v21:
## cardinal_router
module cardinal_router 
#(
    parameter PACKET_SIZE = 64
)
(
    input clk, reset,                     
    output polarity,
    input cwsi,                          
    output cwri,                         
    input [PACKET_SIZE - 1:0] cwdi,      
    input ccwsi,                         
    output ccwri,                        
    input [PACKET_SIZE - 1:0] ccwdi,     
    input pesi,                          
    output peri,                         
    input [PACKET_SIZE - 1:0] pedi,      
    output cwso,                         
    input cwro,                          
    output [PACKET_SIZE - 1:0] cwdo,     
    output ccwso,                        
    input ccwro,                         
    output [PACKET_SIZE - 1:0] ccwdo,    
    output peso,                         
    input pero,                          
    output [PACKET_SIZE - 1:0] pedo      
);
Settings: LEC_CHECK=0, ABC_AREA=1, CAP_MARGIN=0, CORE_MARGIN=2, CORE_UTILIZATION=70, CTS_CLUSTER_SIZE=50, HOLD_SLACK_MARGIN=0.29, SETUP_SLACK_MARGIN=0.54, SLEW_MARGIN=20; clock period 1.82 ns.
run.sh (not shown) runs the stock make flow with config.mk's settings and CLKGATE_MAP_FILE=.
v21 did not finish: a tool error stopped it during global routing (5_1_grt).
For v35, these inputs were changed with respect to v21:
Settings: SETUP_SLACK_MARGIN no longer set, was 0.54; CTS_CLUSTER_SIZE no longer set, was 50; CAP_MARGIN now 20, was 0; HOLD_SLACK_MARGIN no longer set, was 0.29; ABC_AREA no longer set, was 1; CORE_UTILIZATION now 61, was 70; MAX_ROUTING_LAYER now met4, previously not set; the clock period (ns, I/O delays scaled along) now 2.36, was 1.82.
--- outcome ---
Between v21 and v35, count of unique library cells instantiated by Yosys increased.
Per the comparison of v35 with v21, area of the die has increased, synthesized cell count shrank by 2053.
Going from v21 to v35, total cells reported by yosys after synthesis lost 2053; count of standard-cell rows +about 1.2%; chip area line of the yosys report lost 0.0033 sq mm.
The final report for v35 shows a completed flow and a layout that fails verification, specifically setup timing.
Input-level comparison between v51 and v35:
Settings: swapping 61 for 58 in CORE_UTILIZATION; clearing MAX_ROUTING_LAYER, which used to be met4; swapping 2.36 for 2.19 in the clock period (ns, I/O delays scaled along).
## What came out
The final report for v51 shows a completed flow and a layout that fails verification, specifically setup timing.
The share of power burned in combinational logic of v51 is higher than that of v35.
~same clock-pin transition on the worst setup and hold timing paths in v51 and v35
| wire length | v51 vs v35 | ≈ equal |
For v49, these inputs were changed with respect to v51:
Settings: swapping 58 for 40 in CORE_UTILIZATION; swapping 2.19 for 3.59 in the clock period (ns, I/O delays scaled along).
==> results <==
No stage failed in v49, and the final checks on the layout all came back clean.
Floorplan row count (higher): v49
Combinational group share of total power ended up 4.7 points lower on v49 than on v51.
v49 against v51; horizontal die dimension is up by more than 10%.
Register-to-register slack ends up lower on v51.
From v51 to v49 the numbers moved as follows: hold slack rose 200 ps, final critical-path setup slack rose 730 ps, initial antenna violation count rose 1.
The type of the worst setup path comes out reg -> out in one run and reg -> reg in the other, namely in v49 and v51 respectively.
Relative to v49, the following input files were edited for v12:
Settings: CORE_UTILIZATION changed from 40 to 66; CTS_CLUSTER_SIZE newly set to 50; the clock period (ns, I/O delays scaled along) changed from 3.59 to 2.1.
Results
- v12: it failed during global routing (5_1_grt), and the tool reported ODB-0269.
- Between v12 and v49, the difference in area reported by Yosys stat is negligible.
- v12 ended with less worst setup slack before clock tree synthesis than v49.
- Between v12 and v49, initial core utilization is higher for v12, v49 comes in under that.
- From v49 to v12, post-synthesis instance total did not move at all.
- In terms of total of buffers placed on input and output ports, v12 and v49 differ only marginally.
- Floorplan core area: v12 vs v49 down about 40%
- On placer's final routability congestion estimate: v12 sits above v49.
- Height of the chip, v12 and v49: higher on v49

========
cardinal_router again, from the RTL that the note above started with.
export LEC_CHECK = 0
export CAP_MARGIN = 10
export CELL_PAD_IN_SITES_DETAIL_PLACEMENT = 2
export CELL_PAD_IN_SITES_GLOBAL_PLACEMENT = 0
export CORE_MARGIN = 4
export CORE_UTILIZATION = 57
export CTS_CLUSTER_DIAMETER = 187
export MIN_ROUTING_LAYER = met2
export PLACE_DENSITY_LB_ADDON = 0.28
export SLEW_MARGIN = 20
create_clock -name core_clock -period 2.2 [get_ports {clk}]
The starting point ended with an error in detailed placement (3_5_place_dp).
Next try:
CAP_MARGIN = 20   (was 10)
CELL_PAD_IN_SITES_DETAIL_PLACEMENT = not set   (was 2)
CELL_PAD_IN_SITES_GLOBAL_PLACEMENT = not set   (was 0)
CORE_MARGIN = 2   (was 4)
CORE_UTILIZATION = 59   (was 57)
CTS_CLUSTER_DIAMETER = not set   (was 187)
MIN_ROUTING_LAYER = not set   (was met2)
PLACE_DENSITY_LB_ADDON = not set   (was 0.28)
clock period = 2.02 ns   (was 2.2 ns; I/O delays follow)
The new run ran to the end with violations: negative setup slack.
Synthesized cell count stays the same.
Die area decreases by 6.4%.
Synthesized area does not change.

========
## exp/onyx
cardinal_router again, from the RTL that the note above started with.
==> flow/config.mk <==
export PLATFORM = sky130hd
export DESIGN_NAME = cardinal_router
export DESIGN_NICKNAME = cardinal_router
export VERILOG_FILES = /design/flow/design.v
export SDC_FILE = /design/flow/constraint.sdc
export NUM_CORES = 4
export LEC_CHECK = 0
export CAP_MARGIN = 20
export CELL_PAD_IN_SITES_DETAIL_PLACEMENT = 0
export CORE_MARGIN = 2
export CORE_UTILIZATION = 66
export CTS_CLUSTER_DIAMETER = 358
export HOLD_SLACK_MARGIN = -0.08
export MAX_ROUTING_LAYER = met5
export SETUP_SLACK_MARGIN = 0.34
export SLEW_MARGIN = 20
export TNS_END_PERCENT = 10
==> flow/constraint.sdc <==
create_clock -name core_clock -period 2.86 [get_ports {clk}]
set_input_delay 0.5720 -clock core_clock [delete_from_list [all_inputs] [get_ports {clk}]]
set_output_delay 0.5720 -clock core_clock [all_outputs]
set_load 0.01 [all_outputs]
Ran to the end and failed final checks on setup timing: exp/onyx.
Relative to exp/onyx, the following input files were edited for exp/lagoon:
==> flow/config.mk <==
export PLATFORM = sky130hd
export DESIGN_NAME = cardinal_router
export DESIGN_NICKNAME = cardinal_router
export VERILOG_FILES = /design/flow/design.v
export SDC_FILE = /design/flow/constraint.sdc
export NUM_CORES = 4
export LEC_CHECK = 0
export CAP_MARGIN = 20
export CORE_MARGIN = 2
export CORE_UTILIZATION = 40
export SLEW_MARGIN = 20
==> flow/constraint.sdc <==
create_clock -name core_clock -period 4.0 [get_ports {clk}]
set_input_delay 0.8000 -clock core_clock [delete_from_list [all_inputs] [get_ports {clk}]]
set_output_delay 0.8000 -clock core_clock [all_outputs]
set_load 0.01 [all_outputs]
### Flow results
- Summary of exp/onyx and exp/lagoon: one run falls short of a clean finish, namely exp/onyx.
- Although it ran to completion, exp/onyx produced a layout that fails the final checks because of setup timing.
- [compare] base=exp/onyx new=exp/lagoon: power share of the clock group increased 3.5 points, data required time at the worst endpoint decreased 0.15 ns, post-detailed-route wirelength per cell decreased about 22%, combinational power decreased 44%.
- Post-synthesis to final-layout area growth in exp/lagoon is 6.7 points below exp/onyx.
Edits applied to the flow inputs when going from exp/lagoon to exp/indigo:
-- flow/config.mk --
<<< exp/lagoon, line 11
>>> exp/indigo, line 11
export GPL_TIMING_DRIVEN = 0
export HOLD_SLACK_MARGIN = 0.07
Notes after the runs:
- Cmp exp/lagoon and exp/indigo / clock share of power / lower: exp/indigo
- Summary — total half-perimeter wirelength after legalization and detailed placement, exp/indigo relative to exp/lagoon: higher, by 32000 um.
- Compared with exp/lagoon, exp/indigo shows a higher cell area after placement.
- Of exp/lagoon and exp/indigo, only exp/indigo fails to finish with a clean layout.
- exp/indigo: flow complete, layout not clean; failing: setup timing
- [compare] base=exp/lagoon new=exp/indigo: number of non-filler instances in the completed layout up 5.0%; non-clock buffer count up 256; worst hold slack after final layout flat; clock network power flat; number of gates resized after cts up 29.
- Summary of exp/indigo over exp/lagoon: clock-buffer cell count shows a reduction of 5.3%, initial standard-cell utilization of the core shows no meaningful change.
Setup changes, exp/indigo to exp/nickel
-- flow/config.mk --
<<< exp/indigo, line 9
>>> exp/nickel, line 9
export CELL_PAD_IN_SITES_GLOBAL_PLACEMENT = 2
<<< exp/indigo, line 11
export GPL_TIMING_DRIVEN = 0
>>> exp/nickel, line 12
export GPL_TIMING_DRIVEN = 1
<<< exp/indigo, line 14
>>> exp/nickel, line 15
export TNS_END_PERCENT = 25
## What came out
- exp/nickel: no failed stages, no open violations at the end
- From exp/indigo to exp/nickel, post-CTS setup-driven buffer insertion count did not move at all.
- exp/indigo → exp/nickel: final hold slack roughly the same, switching power summed over all nets shows a reduction of 3.5%, design area dropped about 1.3%, tally of clock buffers in the finished layout went up, critical path depth went down.
- Of exp/nickel and exp/indigo, exp/nickel shows the higher worst setup slack, with exp/indigo below it.
- The cell at the slowest stage of the critical path comes out clkdlybuf4s50_1 in one run and dfxtp_4 in the other, namely in exp/indigo and exp/nickel respectively.

========
Starting RTL as in the previous note.
clock: 6.22 ns
lec_check: 0
abc_area: 1
cap_margin: 20
cell_pad_in_sites_detail_placement: 2
cell_pad_in_sites_global_placement: 2
core_aspect_ratio: 1.39
core_margin: 6
core_utilization: 40
cts_cluster_size: 66
hold_slack_margin: 0.15
min_routing_layer: met2
place_density_lb_addon: 0.25
setup_slack_margin: 0.08
slew_margin: 25
tns_end_percent: 65
The first run stopped in clock tree synthesis (4_1_cts), error DPL-0033.
==> next run, changes <==
Settings changed: ABC_AREA 1 to default, CELL_PAD_IN_SITES_DETAIL_PLACEMENT 2 to default, CELL_PAD_IN_SITES_GLOBAL_PLACEMENT 2 to default, CORE_ASPECT_RATIO 1.39 to default, CORE_MARGIN 6 to 2, CORE_UTILIZATION 40 to 43, CTS_CLUSTER_SIZE 66 to default, HOLD_SLACK_MARGIN 0.15 to default, MIN_ROUTING_LAYER met2 to default, PLACE_DENSITY_LB_ADDON 0.25 to default, SETUP_SLACK_MARGIN 0.08 to default, SLEW_MARGIN 25 to 20, TNS_END_PERCENT 65 to default.
Clock period 6.22 ns to 3.59 ns, I/O delays scaled along.
This time the run produced a clean layout.
Die area shrinks by about 20%.
Synthesized area shrinks by 9.3%.
Synthesized cell count shrinks by 36%.

========
Starting RTL as in the previous note.
clock: 4.0 ns
lec_check: 0
cap_margin: 20
cell_pad_in_sites_detail_placement: 0
cell_pad_in_sites_global_placement: 0
core_margin: 2
core_utilization: 40
cts_cluster_size: 81
gpl_routability_driven: 0
gpl_timing_driven: 0
hold_slack_margin: 0.07
place_density_lb_addon: 0.01
setup_slack_margin: 1.03
slew_margin: 30
tns_end_percent: 25
The first run completed without violations.
==> next run, changes <==
- CELL_PAD_IN_SITES_DETAIL_PLACEMENT: 0 -> not set
- CELL_PAD_IN_SITES_GLOBAL_PLACEMENT: 0 -> not set
- CORE_UTILIZATION: 40 -> 68
- CTS_CLUSTER_SIZE: 81 -> 37
- GPL_ROUTABILITY_DRIVEN: 0 -> not set
- GPL_TIMING_DRIVEN: 0 -> not set
- HOLD_SLACK_MARGIN: 0.07 -> not set
- MAX_ROUTING_LAYER: not set -> met4
- PLACE_DENSITY_LB_ADDON: 0.01 -> not set
- SETUP_SLACK_MARGIN: 1.03 -> not set
- SLEW_MARGIN: 30 -> 20
- TNS_END_PERCENT: 25 -> not set
- clock period: 4.0 -> 2.61 ns (I/O delays scaled with it)
Result: This time the run finished but fails on setup timing; via count climbs by roughly a tenth; wire length climbs slightly; sequential power climbs by well over a third; setup slack degrades by 1.1 ns; design area climbs slightly.
==> next run, changes <==
- CORE_UTILIZATION: 68 -> 70
- MAX_ROUTING_LAYER: met4 -> not set
- SETUP_SLACK_MARGIN: not set -> 0.63
- clock period: 2.61 -> 2.53 ns (I/O delays scaled with it)
With this change the flow died in 4_1_cts on DPL-0033; die area is lower by 2.8%; synthesized cell count stays the same; area after synthesis is unchanged.
==> next run, changes <==
- CORE_UTILIZATION: 70 -> 67
- MAX_ROUTING_LAYER: not set -> met4
- SETUP_SLACK_MARGIN: 0.63 -> not set
- clock period: 2.53 -> 2.01 ns (I/O delays scaled with it)
Effect:
- This time the run aborted during 5_1_grt on ODB-0269
- synthesized cell count is unchanged
- synthesized area stays the same
- die area rises by 4.4%

========
cardinal_router again, from the RTL that the note above started with.
make LEC_CHECK=0 CAP_MARGIN=20 CORE_MARGIN=2 CORE_UTILIZATION=70 CTS_CLUSTER_SIZE=37 SETUP_SLACK_MARGIN=0.59 SLEW_MARGIN=20 finish   # period 2.48 ns
The first run failed in global routing.
==> next run, changes <==
Settings changed: CORE_UTILIZATION 70 to 66, CTS_CLUSTER_DIAMETER set to 328, CTS_CLUSTER_SIZE 37 to unset, SETUP_SLACK_MARGIN 0.59 to unset.
Clock period 2.48 ns to 2.55 ns, I/O delays scaled along.
=>
- With this change the flow reached the layout checks and failed them: setup timing
- area after synthesis does not change
- synthesized cell count is unchanged
- die area goes up by 5.9%
==> next run, changes <==
Settings changed: CORE_UTILIZATION 66 to 67, CTS_CLUSTER_DIAMETER 328 to unset, CTS_CLUSTER_SIZE set to 37, SETUP_SLACK_MARGIN set to 0.52.
Clock period 2.55 ns to 2.0 ns, I/O delays scaled along.
What happened:
- Now the flow aborted during global routing (GRT-0232)
- synthesized cell count is unchanged
- die size shrinks by 1.5%
- synthesized area is unchanged
==> next run, changes <==
Settings changed: CORE_UTILIZATION 67 to 70, SETUP_SLACK_MARGIN 0.52 to unset.
Clock period 2.0 ns to 2.63 ns, I/O delays scaled along.
=> With this change the flow finished with setup timing left. Area after synthesis stays the same. Die size fell by 4.2%. Synthesized cell count does not change.

========
Starting RTL as in the previous note.
## cardinal_router
module cardinal_router 
#(
    parameter PACKET_SIZE = 64
)
(
    input clk, reset,                     
    output polarity,
    input cwsi,                          
    output cwri,                         
    input [PACKET_SIZE - 1:0] cwdi,      
    input ccwsi,                         
    output ccwri,                        
    input [PACKET_SIZE - 1:0] ccwdi,     
    input pesi,                          
    output peri,                         
    input [PACKET_SIZE - 1:0] pedi,      
    output cwso,                         
    input cwro,                          
    output [PACKET_SIZE - 1:0] cwdo,     
    output ccwso,                        
    input ccwro,                         
    output [PACKET_SIZE - 1:0] ccwdo,    
    output peso,                         
    input pero,                          
    output [PACKET_SIZE - 1:0] pedo      
);
    wire fullCwi0, fullCwi1, fullCcwi0, fullCcwi1, fullPei0, fullPei1;
  ...
Settings: LEC_CHECK=0, CAP_MARGIN=0, CORE_MARGIN=2, CORE_UTILIZATION=70, CTS_CLUSTER_SIZE=50, HOLD_SLACK_MARGIN=0.29, SLEW_MARGIN=20; clock period 1.82 ns.
The starting point never finished: it broke off in 5_1_grt, error DPL-0038.
Then changed:
Settings changed: CAP_MARGIN 0 to 20, CORE_UTILIZATION 70 to 68, CTS_CLUSTER_SIZE 50 to 37, HOLD_SLACK_MARGIN 0.29 to unset.
Clock period 1.82 ns to 2.53 ns, I/O delays scaled along.
Result: The new run aborted during 5_1_grt; synthesized cell count does not change; synthesized area stays the same; die size climbs by 2.9%.

========
## try-raven
Starting RTL as in the previous note.
Settings: LEC_CHECK=0, ABC_AREA=1, CAP_MARGIN=20, CELL_PAD_IN_SITES_GLOBAL_PLACEMENT=2, CORE_ASPECT_RATIO=1.39, CORE_MARGIN=2, CORE_UTILIZATION=40, HOLD_SLACK_MARGIN=0.15, MIN_ROUTING_LAYER=met2, PLACE_DENSITY_LB_ADDON=0.25, SLEW_MARGIN=20, TNS_END_PERCENT=65; clock period 6.22 ns.
Inputs modified between try-raven and try-zinc:
Settings: putting SETUP_SLACK_MARGIN at 0.08 where nothing was set; putting CTS_CLUSTER_SIZE at 66 where nothing was set; swapping 2 for 1 in CELL_PAD_IN_SITES_GLOBAL_PLACEMENT; swapping 2 for 6 in CORE_MARGIN; putting CELL_PAD_IN_SITES_DETAIL_PLACEMENT at 2 where nothing was set.
--- outcome ---
Status: try-zinc FAILED at clock tree synthesis (4_1_cts) (tool error). Any difference in number of placed instances with taps included between try-zinc and try-raven is small enough to ignore. Comparing try-zinc against try-raven, there is no change at all in number of unique standard cell types used by synthesis. In the metrics for try-raven and try-zinc, the one carrying the higher area of the die is try-zinc. Initial standard-cell utilization of the core of try-raven is on par with try-zinc.
> inputs changed (try-zinc -> try-lagoon)
Settings: CTS_CLUSTER_SIZE no longer set, was 66; CELL_PAD_IN_SITES_GLOBAL_PLACEMENT now 2, was 1.
Results
FAIL try-lagoon @ clock tree synthesis (4_1_cts): tool exited with error
Compared with try-zinc, in try-lagoon horizontal die dimension roughly the same; starting utilization of the core area essentially unchanged.
In terms of yosys-reported design area after synthesis, try-zinc and try-lagoon differ only marginally.
Post-synthesis instance total came out exactly the same in try-lagoon and try-zinc.
Re cell count in the Yosys report: no difference whatsoever between try-lagoon and try-zinc.
Share of synthesized cell area in and-or and or-and compound cells came out exactly the same in try-lagoon and try-zinc.
try-zinc has lower final estimated routing congestion in global placement than try-lagoon.
Summary — worst slack at placement, try-lagoon relative to try-zinc: lower, by 0.70 ns.
No activity file was given, so power comes from the tool's default toggle rates.
